==> run a <==
// processor
module processor
(
	input wire clk_i,
	input wire rst_i,
	input wire stall_i,
	output wire [31:0] addr_o,
	input wire [31:0] data_i,
	output wire [31:0] data_o,
	output wire [3:0] data_w_o,
	output wire [2:0] data_mode_o,
	input wire [7:0] extio_in,
	output wire [7:0] extio_out
);
	wire stall_cpu; wire mwait_cpu; wire irq_cpu; wire irq_ack_cpu; wire exception_cpu; wire data_b_cpu; wire data_h_cpu; wire data_access_cpu;
	wire [31:0] irq_vector_cpu; wire [31:0] inst_addr_cpu; wire [31:0] inst_in_cpu; wire [31:0] data_addr_cpu; wire [31:0] data_in_cpu; wire [31:0] data_out_cpu;
	wire [3:0] data_w_cpu;
	assign data_mode_o = {data_b_cpu,data_h_cpu,data_access_cpu};
	datapath core
	(
		.clock(clk_i),
		.reset(rst_i),
		.stall(stall_cpu),
		.mwait(mwait_cpu),
		.irq_vector(irq_vector_cpu),
		.irq(irq_cpu),
		.irq_ack(irq_ack_cpu),
		.exception(exception_cpu),
		.inst_addr(inst_addr_cpu),
		.inst_in(inst_in_cpu),
		.data_addr(data_addr_cpu),
		.data_in(data_in_cpu),
		.data_out(data_out_cpu),
		.data_w(data_w_cpu),
		.data_b(data_b_cpu),
		.data_h(data_h_cpu),
		.data_access(data_access_cpu)
	);
	interrupt_controller int_control
	(
		.clock(clk_i),
		.reset(rst_i),
		.stall(stall_i),
		.stall_cpu(stall_cpu),
		.mwait_cpu(mwait_cpu),
  ...
Settings: LEC_CHECK=0, CAP_MARGIN=20, CORE_MARGIN=2, CORE_UTILIZATION=71, CTS_CLUSTER_DIAMETER=67, CTS_CLUSTER_SIZE=35, GPL_ROUTABILITY_DRIVEN=1, MAX_ROUTING_LAYER=met5, MIN_ROUTING_LAYER=met1, PLACE_DENSITY_LB_ADDON=0.29, SETUP_SLACK_MARGIN=3.79, SLEW_MARGIN=20, TNS_END_PERCENT=10; clock period 12.9 ns.
run.sh (not shown) runs the stock make flow with config.mk's settings and CLKGATE_MAP_FILE=.
==> run b: changes against run a <==
- CORE_UTILIZATION: 71 -> 23
- CTS_CLUSTER_DIAMETER: 67 -> unset
- CTS_CLUSTER_SIZE: 35 -> unset
- GPL_ROUTABILITY_DRIVEN: 1 -> unset
- MAX_ROUTING_LAYER: met5 -> unset
- MIN_ROUTING_LAYER: met1 -> unset
- PLACE_DENSITY_LB_ADDON: 0.29 -> unset
- SETUP_SLACK_MARGIN: 3.79 -> unset
- TNS_END_PERCENT: 10 -> unset
==> flow/constraint.sdc (replaced) <==
create_clock -name core_clock -period 11.9 [get_ports {clk_i}]
set_input_delay 2.3800 -clock core_clock [delete_from_list [all_inputs] [get_ports {clk_i}]]
set_output_delay 2.3800 -clock core_clock [all_outputs]
set_load 0.01 [all_outputs]
==> comparison table <==
Result of the run: run b timing/DRC/antenna clean; run a stopped before the end
Stage where the flow stopped: run b -; run a 5_1_grt
Number of buffers inserted during clock tree synthesis: run b 90; run a 42
Die ar.: run b 237,000 um2; run a 77,600 um2
# Post-CTS Setup Buffers: run b 0; run a 111
Effective utilization at floorplan: run b 23.1%; run a 71.8%
Adder-cell share of the synthesized area: run b 3.09%; run a 3.09%
XOR/XNOR Area Share: run b 1.65%; run a 1.65%
Area of the placeable core: run b 232,000 um2; run a 74,600 um2
Die boundary width: run b 487 um; run a 279 um
Total number of H-tree levels: run b 3; run a 2
Std-Cell Rows: run b 177; run a 100
Place WS: run b 696 ps; run a 1120 ps
Number of gates resized after cts: run b 1; run a 277
Cell type with the largest total area after synthesis: run b sky130_fd_sc_hd__edfxtp_1; run a sky130_fd_sc_hd__edfxtp_1
RePlAce Congestion: run b 1.13; run a 1.17
Ys flops: run b 826; run a 826
Post-detailed-placement cell area: run b 59,100 um2; run a 56,100 um2
HPWL after DPL: run b 183,000 um; run a 177,000 um
Count of placed standard cells including taps: run b 7,827; run a 5,700
Sequential cell area fraction in the yosys report: run b 43.4%; run a 43.4%
Floorplan die height: run b 487 um; run a 279 um

---

==> inputs of trial 49 <==
processor again, from the RTL that the note above started with.
clock: 8.94 ns
lec_check: 0
cap_margin: 20
core_margin: 2
core_utilization: 66
cts_cluster_diameter: 67
cts_cluster_size: 50
gpl_routability_driven: 1
max_routing_layer: met4
min_routing_layer: met1
place_density_lb_addon: 0.01
slew_margin: 20
tns_end_percent: 10
==> trial 77: changes against trial 49 <==
==> flow/config.mk (replaced) <==
export PLATFORM = sky130hd
export DESIGN_NAME = processor
export DESIGN_NICKNAME = processor
export VERILOG_FILES = /design/flow/design.v
export SDC_FILE = /design/flow/constraint.sdc
export NUM_CORES = 4
export LEC_CHECK = 0
export CAP_MARGIN = 20
export CORE_MARGIN = 2
export CORE_UTILIZATION = 40
export SLEW_MARGIN = 20
==> flow/constraint.sdc (replaced) <==
create_clock -name core_clock -period 12.0 [get_ports {clk_i}]
set_input_delay 2.4000 -clock core_clock [delete_from_list [all_inputs] [get_ports {clk_i}]]
set_output_delay 2.4000 -clock core_clock [all_outputs]
set_load 0.01 [all_outputs]
==> results <==
|  | trial 49 | trial 77 |
|---|---|---|
| Multiplexer fraction of the synthesized cell area | 20.2% | 20.2% |
| Result of the run | aborted with a tool error | timing/DRC/antenna clean |
| Last stage reached | global routing (5_1_grt) | - |
| Die outline width | 289 um | 370 um |
| Simple-gate area share of the yosys netlist | 9.44% | 9.44% |
| Cell count in the Yosys report | 4,783 | 4,783 |
| Cell type with the largest total area after synthesis | sky130_fd_sc_hd__edfxtp_1 | sky130_fd_sc_hd__edfxtp_1 |
| Post-CTS setup buffer count | 24 | 3 |
| Post-Synthesis Cells | 4,783 | 4,783 |
| AND-OR/OR-AND share of the synthesized area | 18.1% | 18.1% |
| Htree depth | 2 | 3 |
| Floorplan die height | 289 um | 370 um |
| Share of flip-flops with an asynchronous set or reset | 38.0% | 38.0% |
| Clock Sinks | 826 | 826 |
| Post-CTS Resized | 125 | 1 |
| Worst slack, placed | -1030 ps | 442 ps |
| Row count | 104 | 134 |
| Global placer's final weighted congestion | 1.16 | 1.09 |
| Clock buffers created by TritonCTS | 47 | 92 |
| Total core area | 80,400 um2 | 133,000 um2 |
| Most frequent cell after synthesis | sky130_fd_sc_hd__edfxtp_1 | sky130_fd_sc_hd__edfxtp_1 |
| Full die area | 83,400 um2 | 137,000 um2 |
| Initial cell density of the core | 66.6% | 40.2% |
| Post-detail-place hpwl | 186,000 um | 185,000 um |
| Cell area reported after detailed placement | 58,800 um2 | 57,600 um2 |
| Placed instance count | 6,121 | 6,559 |

---

==> wip/fjord: inputs <==
Starting RTL as in the previous note.
make LEC_CHECK=0 CAP_MARGIN=20 CORE_MARGIN=2 CORE_UTILIZATION=72 CTS_CLUSTER_DIAMETER=28 CTS_CLUSTER_SIZE=32 PLACE_DENSITY_LB_ADDON=0.2 SETUP_SLACK_MARGIN=1.24 SLEW_MARGIN=40 finish   # period 4.41 ns
==> inputs of wip/onyx, as changes to wip/fjord <==
Settings changed: CORE_UTILIZATION 72 to 64, CTS_CLUSTER_DIAMETER 28 to 32, CTS_CLUSTER_SIZE 32 to not set, HOLD_SLACK_MARGIN set to -0.1, MAX_ROUTING_LAYER set to met4, PLACE_DENSITY_LB_ADDON 0.2 to not set, SETUP_SLACK_MARGIN 1.24 to 1.98, SLEW_MARGIN 40 to 20.
==> flow/constraint.sdc (replaced) <==
create_clock -name core_clock -period 9.79 [get_ports {clk_i}]
set_input_delay 1.9580 -clock core_clock [delete_from_list [all_inputs] [get_ports {clk_i}]]
set_output_delay 1.9580 -clock core_clock [all_outputs]
set_load 0.01 [all_outputs]
==> results_dict.tcl <==
# metrics dict for downstream scripts
set metrics [dict create \
    dp.cells 5891 \
    pre_cts_ws_ns -0.142 \
    die_width_um 293 \
    design.core.area_um2 83300 \
    fp_util_pct 64.3 \
    fp-row-count 106 \
    chip_area_um2 86000 \
    status "did not finish" \
    place_congestion 1.12 \
    place.detailed.hpwl_um 178000 \
    error "[ERROR GRT-0232] Routing congestion too high. Check the congestion heatmap in the GUI." \
    flow.stopped_at "5_1_grt" \
    synth_seq_share_pct 43.4 \
]
-- figures above: wip/onyx

==> results_dict.tcl <==
# metrics dict for downstream scripts
set metrics [dict create \
    die_width_um 277 \
    pre_cts_ws_ns -3.83 \
    flow.stopped_at "4_1_cts" \
    place_congestion 1.30 \
    error "[ERROR DPL-0033] detailed placement checks failed during check placement." \
    fp-row-count 100 \
    status "did not finish" \
]
-- figures above: wip/fjord


---

==> build 21 <==
Starting RTL as in the previous note.
==> flow/config.mk <==
export PLATFORM = sky130hd
export DESIGN_NAME = processor
export DESIGN_NICKNAME = processor
export VERILOG_FILES = /design/flow/design.v
export SDC_FILE = /design/flow/constraint.sdc
export NUM_CORES = 4
export LEC_CHECK = 0
export CAP_MARGIN = 20
export CELL_PAD_IN_SITES_DETAIL_PLACEMENT = 1
export CELL_PAD_IN_SITES_GLOBAL_PLACEMENT = 3
export CORE_MARGIN = 8
export CORE_UTILIZATION = 17
export CTS_CLUSTER_DIAMETER = 319
export CTS_CLUSTER_SIZE = 18
export GPL_ROUTABILITY_DRIVEN = 1
export GPL_TIMING_DRIVEN = 1
export MAX_ROUTING_LAYER = met5
export MIN_ROUTING_LAYER = met1
export SETUP_SLACK_MARGIN = 4.02
export SLEW_MARGIN = 35
export TNS_END_PERCENT = 20
==> flow/constraint.sdc <==
create_clock -name core_clock -period 13.7 [get_ports {clk_i}]
set_input_delay 2.7400 -clock core_clock [delete_from_list [all_inputs] [get_ports {clk_i}]]
set_output_delay 2.7400 -clock core_clock [all_outputs]
set_load 0.01 [all_outputs]
==> trial 74 (differences from build 21) <==
Settings changed: CELL_PAD_IN_SITES_DETAIL_PLACEMENT 1 to unset, MIN_ROUTING_LAYER met1 to met2, TNS_END_PERCENT 20 to 75.
==> comparison table <==
	build 21	trial 74
Run status	timing/DRC/antenna clean	timing/DRC/antenna clean
Maximum vdd drop	0.109 mV	0.115 mV
Combinational group power	3.66 mW	4.16 mW
Met3 global-route usage	0.0214	0.384
Area occupied by multi-input gates	0.0295 mm^2	0.0302 mm^2
Highest net fanout along the worst path	5	11
ANT cells	9	91
Portion of the layout cell area used by non-clock buffers	0.0734	0.0752
FF-to-FF setup slack	4.14 ns	4.15 ns
Power per cell area	131 mW/mm^2	138 mW/mm^2
Largest net degree at the start of global routing	78	68
Worst skew pair latency	0.73 ns	0.77 ns
Placer Congestion	0.938	1.04
Fin nets	5158	5175
Routed length on met3	17800 um	141000 um
Area overhead of the layout relative to synthesis	20.7%	22.8%
Final worst slack	3.17 ns	3.00 ns
Post-detailed-routing wire length	305000 um	337000 um
Final Hold Slack	0.495 ns	0.497 ns

---

==> build 16 <==
processor again, from the RTL that the note above started with.
==> flow/config.mk <==
export PLATFORM = sky130hd
export DESIGN_NAME = processor
export DESIGN_NICKNAME = processor
export VERILOG_FILES = /design/flow/design.v
export SDC_FILE = /design/flow/constraint.sdc
export NUM_CORES = 4
export LEC_CHECK = 0
export ABC_AREA = 1
export CAP_MARGIN = 25
export CELL_PAD_IN_SITES_GLOBAL_PLACEMENT = 3
export CORE_MARGIN = 2
export CORE_UTILIZATION = 40
export GPL_TIMING_DRIVEN = 0
export MAX_ROUTING_LAYER = met4
export MIN_ROUTING_LAYER = met2
export SLEW_MARGIN = 20
==> flow/constraint.sdc <==
create_clock -name core_clock -period 12.0 [get_ports {clk_i}]
set_input_delay 2.4000 -clock core_clock [delete_from_list [all_inputs] [get_ports {clk_i}]]
set_output_delay 2.4000 -clock core_clock [all_outputs]
set_load 0.01 [all_outputs]
==> inputs of trial 8, as changes to build 16 <==
==> flow/config.mk (replaced) <==
export PLATFORM = sky130hd
export DESIGN_NAME = processor
export DESIGN_NICKNAME = processor
export VERILOG_FILES = /design/flow/design.v
export SDC_FILE = /design/flow/constraint.sdc
export NUM_CORES = 4
export LEC_CHECK = 0
export CAP_MARGIN = 20
export CORE_MARGIN = 2
export CORE_UTILIZATION = 66
export MAX_ROUTING_LAYER = met4
export SLEW_MARGIN = 20
==> flow/constraint.sdc (replaced) <==
create_clock -name core_clock -period 8.4 [get_ports {clk_i}]
set_input_delay 1.6800 -clock core_clock [delete_from_list [all_inputs] [get_ports {clk_i}]]
set_output_delay 1.6800 -clock core_clock [all_outputs]
set_load 0.01 [all_outputs]
==> inputs of trial 39, as changes to build 16 <==
==> flow/config.mk (replaced) <==
export PLATFORM = sky130hd
export DESIGN_NAME = processor
export DESIGN_NICKNAME = processor
export VERILOG_FILES = /design/flow/design.v
export SDC_FILE = /design/flow/constraint.sdc
export NUM_CORES = 4
export LEC_CHECK = 0
export CAP_MARGIN = 25
export CORE_MARGIN = 2
export CORE_UTILIZATION = 40
export SLEW_MARGIN = 5
==> results <==
Status: trial 39 timing/DRC/antenna clean; trial 8 did not finish; build 16 did not finish
Stage where the flow stopped: trial 39 -; trial 8 global routing (5_1_grt); build 16 global routing (5_1_grt)
Die height: trial 39 370 µm; trial 8 289 µm; build 16 374 µm
Mux frac, synth: trial 39 0.202; trial 8 0.202; build 16 0.00157
Mean area per synthesized cell: trial 39 11.2 µm²; trial 8 11.2 µm²; build 16 7.55 µm²
Dpl cells: trial 39 6,562; trial 8 6,267; build 16 9,272
Area post-placement: trial 39 57,600 µm²; trial 8 60,300 µm²; build 16 59,900 µm²
Post-synthesis cell type with the largest instance count: trial 39 edfxtp_1; trial 8 edfxtp_1; build 16 nand2_1
Placed wire-length estimate after detailed placement: trial 39 185,000 µm; trial 8 186,000 µm; build 16 262,000 µm
Core area: trial 39 133,000 µm²; trial 8 80,400 µm²; build 16 136,000 µm²
Width of the die: trial 39 370 µm; trial 8 289 µm; build 16 374 µm
Area of the chip: trial 39 137,000 µm²; trial 8 83,400 µm²; build 16 140,000 µm²
Worst slack at placement: trial 39 445 ps; trial 8 -1680 ps; build 16 -750 ps
Xor-xnor portion of the synthesized cell area: trial 39 0.0165; trial 8 0.0165; build 16 0.00878
Number of rows in the core area: trial 39 134; trial 8 104; build 16 135
Post-synth design cell area: trial 39 53,600 µm²; trial 8 53,600 µm²; build 16 54,900 µm²

---

==> inputs of pepper <==
Starting RTL as in the previous note.
Settings: LEC_CHECK=0, CAP_MARGIN=20, CORE_MARGIN=2, CORE_UTILIZATION=66, CTS_CLUSTER_DIAMETER=67, CTS_CLUSTER_SIZE=50, GPL_ROUTABILITY_DRIVEN=1, MAX_ROUTING_LAYER=met4, MIN_ROUTING_LAYER=met1, PLACE_DENSITY_LB_ADDON=0.01, SLEW_MARGIN=20, TNS_END_PERCENT=10; clock period 8.97 ns.
==> amber: changes against pepper <==
Settings changed: CORE_UTILIZATION 66 to 61, CTS_CLUSTER_DIAMETER 67 to 32, CTS_CLUSTER_SIZE 50 to unset, GPL_ROUTABILITY_DRIVEN 1 to unset, MAX_ROUTING_LAYER met4 to unset, MIN_ROUTING_LAYER met1 to unset, PLACE_DENSITY_LB_ADDON 0.01 to unset, SETUP_SLACK_MARGIN set to 1.98, TNS_END_PERCENT 10 to unset.
==> flow/constraint.sdc (replaced) <==
create_clock -name core_clock -period 9.79 [get_ports {clk_i}]
set_input_delay 1.9580 -clock core_clock [delete_from_list [all_inputs] [get_ports {clk_i}]]
set_output_delay 1.9580 -clock core_clock [all_outputs]
set_load 0.01 [all_outputs]
==> notes <==
amber completed and failed the layout checks on capacitance limit, slew limit, setup timing. pepper died in 5_1_grt (ODB-0269). In area after synthesis, pepper and amber do not differ. Synthesized cell count is the same in amber and pepper. Die area: amber is higher than pepper (8.1%).

---

==> lagoon: inputs <==
Starting RTL as in the previous note.
export LEC_CHECK = 0
export CAP_MARGIN = 20
export CORE_MARGIN = 2
export CORE_UTILIZATION = 72
export CTS_CLUSTER_DIAMETER = 67
export CTS_CLUSTER_SIZE = 35
export GPL_ROUTABILITY_DRIVEN = 1
export MAX_ROUTING_LAYER = met5
export MIN_ROUTING_LAYER = met1
export PLACE_DENSITY_LB_ADDON = 0.29
export SETUP_SLACK_MARGIN = -1.23
export SLEW_MARGIN = 20
export TNS_END_PERCENT = 10
create_clock -name core_clock -period 12.8 [get_ports {clk_i}]
==> willow: changes against lagoon <==
--- a/flow/config.mk
+++ b/flow/config.mk
@@ -9,10 +9,8 @@
 export CORE_MARGIN = 2
-export CORE_UTILIZATION = 72
+export CORE_UTILIZATION = 66
 export CTS_CLUSTER_DIAMETER = 67
-export CTS_CLUSTER_SIZE = 35
 export GPL_ROUTABILITY_DRIVEN = 1
-export MAX_ROUTING_LAYER = met5
+export MAX_ROUTING_LAYER = met4
 export MIN_ROUTING_LAYER = met1
-export PLACE_DENSITY_LB_ADDON = 0.29
-export SETUP_SLACK_MARGIN = -1.23
+export PLACE_DENSITY_LB_ADDON = 0.17
 export SLEW_MARGIN = 20
==> flow/constraint.sdc (replaced) <==
create_clock -name core_clock -period 8.89 [get_ports {clk_i}]
set_input_delay 1.7780 -clock core_clock [delete_from_list [all_inputs] [get_ports {clk_i}]]
set_output_delay 1.7780 -clock core_clock [all_outputs]
set_load 0.01 [all_outputs]
==> onyx: changes against lagoon <==
==> flow/config.mk (replaced) <==
export PLATFORM = sky130hd
export DESIGN_NAME = processor
export DESIGN_NICKNAME = processor
export VERILOG_FILES = /design/flow/design.v
export SDC_FILE = /design/flow/constraint.sdc
export NUM_CORES = 4
export LEC_CHECK = 0
export CAP_MARGIN = 20
export CORE_MARGIN = 2
export CORE_UTILIZATION = 9
export SLEW_MARGIN = 20
==> flow/constraint.sdc (replaced) <==
create_clock -name core_clock -period 16.1 [get_ports {clk_i}]
set_input_delay 3.2200 -clock core_clock [delete_from_list [all_inputs] [get_ports {clk_i}]]
set_output_delay 3.2200 -clock core_clock [all_outputs]
set_load 0.01 [all_outputs]
==> flow_metrics.rpt <==
==== FLOW RESULTS ====
----------------------------------------------------
[Outcome]
  Outcome ........................ did not finish
  Last stage reached ........................ global routing (5_1_grt)
  Tool error ........................ [ERROR GRT-0116] Global routing finished with congestion. Check the congestion regions in the DRC Viewer.

[Floorplanning]
  Y dimension of the die ........................ 289 um
  Init Core Util ........................ 66.6%
  Die W ........................ 289 um

[Clock network]
  CTS buffer count ........................ 85
  # resized after CTS ........................ 153
  Post-CTS setup buffer count ........................ 38

[Place]
  Detail Placement HPWL ........................ 183 mm
  Total instance count after detailed placement ........................ 6145
  Final Wtd Congestion ........................ 1.15
  Worst setup slack after placement ........................ -1.24 ns

----------------------------------------------------
[end of results for willow]
==> flow_metrics.rpt <==
==== FLOW RESULTS ====
----------------------------------------------------
[Outcome]
  Outcome ........................ did not finish
  Last stage reached ........................ global routing (5_1_grt)

[Floorplanning]
  Init Core Util ........................ 72.3%

[Place]
  Detail Placement HPWL ........................ 178 mm

[Clock network]
  Post-CTS setup buffer count ........................ 0
  # resized after CTS ........................ 0

----------------------------------------------------
[end of results for lagoon]
==> flow_metrics.rpt <==
IMPLEMENTATION SUMMARY REPORT
----------------------------------------------------
[Floorplanning]
  Die W ........................ 775 um
  Init Core Util ........................ 9.02%
  Y dimension of the die ........................ 775 um

[Place]
  Final Wtd Congestion ........................ 1.01
  Detail Placement HPWL ........................ 194 mm
  Worst setup slack after placement ........................ 1.95 ns

[Outcome]
  Outcome ........................ timing/DRC/antenna clean

[Layout]
  Comb/total area ........................ 42.1%

[Clock network]
  # resized after CTS ........................ 0
  Post-CTS setup buffer count ........................ 0
  CTS buffer count ........................ 87

[Route]
  Metal3 WL ........................ 33.7 mm

----------------------------------------------------
[end of results for onyx]
Power is estimated from default activity; no workload was simulated.
